nickel:
## comp_mult_top
module comp_mult_top #(
parameter NO_MULT   = 4     ,  
parameter APB_BADDR = 0     ,  
parameter SYS_AW    = 16    ,  
parameter REG_DW    = 16       
)(
input                    clk         ,  
input                    rst_n       ,  
input      [ SYS_AW-1:0] apb_paddr   ,  
input                    apb_psel    ,  
input                    apb_penable ,  
input                    apb_pwrite  ,  
input      [REG_DW -1:0] apb_pwdata  ,  
output                   apb_pready  ,  
output reg [REG_DW -1:0] apb_prdata  ,  
output reg               apb_pslverr ,  
output reg               mem_ce      ,  
output reg               mem_we      ,  
output reg [SYS_AW -1:0] mem_addr    ,  
output reg [     8 -1:0] mem_wr_data ,  
input      [     8 -1:0] mem_rd_data    
);
clock: 7.83 ns
lec_check: 0
cap_margin: 25
cell_pad_in_sites_detail_placement: 2
cell_pad_in_sites_global_placement: 3
core_aspect_ratio: 1.59
core_margin: 6
core_utilization: 64
cts_cluster_diameter: 22
gpl_timing_driven: 1
hold_slack_margin: -0.05
max_routing_layer: met5
place_density: 0.93
setup_slack_margin: -0.74
slew_margin: 10
tns_end_percent: 40
run.sh (not shown) runs the stock make flow with config.mk's settings and CLKGATE_MAP_FILE=.
nickel got as far as global placement without I/O (3_1_place_gp_skip_io), where a tool error ended the run.
--- input diff nickel..fjord ---
Settings: a change of CAP_MARGIN from 25 to 20; a deleted HOLD_SLACK_MARGIN that had been -0.05; a deleted SETUP_SLACK_MARGIN that had been -0.74; a deleted CELL_PAD_IN_SITES_GLOBAL_PLACEMENT that had been 3; a deleted CORE_ASPECT_RATIO that had been 1.59; a deleted CELL_PAD_IN_SITES_DETAIL_PLACEMENT that had been 2; a deleted TNS_END_PERCENT that had been 40; a change of CORE_MARGIN from 6 to 2; a deleted CTS_CLUSTER_DIAMETER that had been 22; an added MIN_ROUTING_LAYER of met2; a change of SLEW_MARGIN from 10 to 15; a deleted PLACE_DENSITY that had been 0.93; an added PLACE_DENSITY_LB_ADDON of 0.21; a deleted GPL_TIMING_DRIVEN that had been 1; a change of CORE_UTILIZATION from 64 to 16; a change of the clock period (ns, I/O delays scaled along) from 7.83 to 10.0.
==> results <==
- No stage failed in fjord, and the final checks on the layout all came back clean.
- Higher cell row count goes to fjord over nickel.
- Taking fjord as 1.0, nickel lands at 0.24 on area of the core.
- Die extent in y: fjord higher than nickel
- In the reports for nickel and fjord, the smaller die area belongs to nickel.
## Diff of input files: quartz against fjord
Settings: CORE_ASPECT_RATIO now 0.65, previously not set; MAX_ROUTING_LAYER now met4, was met5; PLACE_DENSITY_LB_ADDON no longer set, was 0.21; CORE_MARGIN now 9, was 2; CELL_PAD_IN_SITES_DETAIL_PLACEMENT now 2, previously not set; CORE_UTILIZATION now 40, was 16; SLEW_MARGIN now 20, was 15.
--- outcome ---
Compared with fjord, quartz shows static power due to leakage lower by 0.076 nW. fjord → quartz: final wirelength now larger, floorplan die height now smaller, total internal power now larger, post-route cell area now smaller. Sort fjord and quartz by biggest fanout along the worst timing path, ascending, and fjord comes first. NOTE: via count of the routed design in quartz exceeds that of fjord. Relative to fjord, the wire length of the first global-routing pass measured on quartz has increased by more than a quarter. Compared with fjord, quartz shows overall power after layout that has gone up by a little under 10%. Measured against each other, fjord and quartz differ in die size, the lower figure coming from quartz. The setup slack of quartz is smaller than that of fjord.
[inputs] maple vs quartz
Settings: clearing CELL_PAD_IN_SITES_DETAIL_PLACEMENT, which used to be 2; swapping 20 for 15 in CAP_MARGIN; clearing CORE_ASPECT_RATIO, which used to be 0.65; putting CTS_CLUSTER_SIZE at 100 where nothing was set; clearing MAX_ROUTING_LAYER, which used to be met4; swapping 40 for 67 in CORE_UTILIZATION; putting CTS_CLUSTER_DIAMETER at 262 where nothing was set; putting CELL_PAD_IN_SITES_GLOBAL_PLACEMENT at 0 where nothing was set; putting TNS_END_PERCENT at 10 where nothing was set; clearing MIN_ROUTING_LAYER, which used to be met2; swapping 9 for 8 in CORE_MARGIN.
==> results <==
In the tables for maple and quartz, minimum setup slack after placement reads higher with maple.
For net switching component of the power, dividing the value from maple by the value from quartz gives 0.77.
[maple] met2 routed wirelength fell about 40% relative to quartz
maple against quartz; number of placed cells counting well taps is down by a little under 10%.
Run comparison: maple layer with the highest usage after global routing met2; quartz layer with the highest usage after global routing met3
Relative to quartz, sequential share of layout area has increased by 0.36 points in maple.
Going from quartz to maple, final instance area shrinks by about 1.8%.
According to the power report, total power for maple is lower than for quartz.
Between maple and quartz, critical path depth is higher for maple, quartz comes in under that.
The routing usage on met3 in maple sits 59 points below the value recorded for quartz.
## Diff of input files: violet against maple
Settings: a change of CELL_PAD_IN_SITES_GLOBAL_PLACEMENT from 0 to 2; a change of CTS_CLUSTER_DIAMETER from 262 to 334; a change of CORE_MARGIN from 8 to 2; a change of CTS_CLUSTER_SIZE from 100 to 41; a change of CORE_UTILIZATION from 67 to 40; a deleted TNS_END_PERCENT that had been 10.
[summary]
Detailed-routing wirelength on met1 up 5500 um in violet wrt maple
Summary: with maple as the reference, core area in violet moved up by more than half.
violet vs maple, number of cells on the critical path went down by about 3.6%.
violet gives more total wirelength of the detailed-routed design than maple did.
There was hardly any difference in clock transition at the registers of the reported paths between violet and maple.
Between violet and maple, it is violet whose starting utilization of the core area is lower, by 27 points.
On total vias in the final route, the lower figure sits with violet, not maple.
Going from maple to violet, minimum clock period after layout decreased 0.065 ns, power increased 0.000032 W, number of buffer and inverter instances along the worst setup path increased 1, wire length of the first global-routing pass increased 10%.
> inputs changed (violet -> raven)
Settings: CELL_PAD_IN_SITES_GLOBAL_PLACEMENT no longer set, was 2; MAX_ROUTING_LAYER now met4, previously not set; PLACE_DENSITY_LB_ADDON now 0.04, previously not set; CAP_MARGIN now 20, was 15; CTS_CLUSTER_DIAMETER no longer set, was 334; CORE_UTILIZATION now 16, was 40; CTS_CLUSTER_SIZE no longer set, was 41; MIN_ROUTING_LAYER now met2, previously not set.
==> results <==
- Summary of raven over violet: global-route usage shows a reduction of 3.0 points; total power consumption of the routed design shows an increase of about 8%; number of well taps shows an increase of 160%; total detailed-routing wirelength shows an increase of about 36%; non-clock buffer count shows an increase of about 13%.
- raven reports a higher maximum vdd drop than violet does.
Power is estimated from default activity; no workload was simulated.
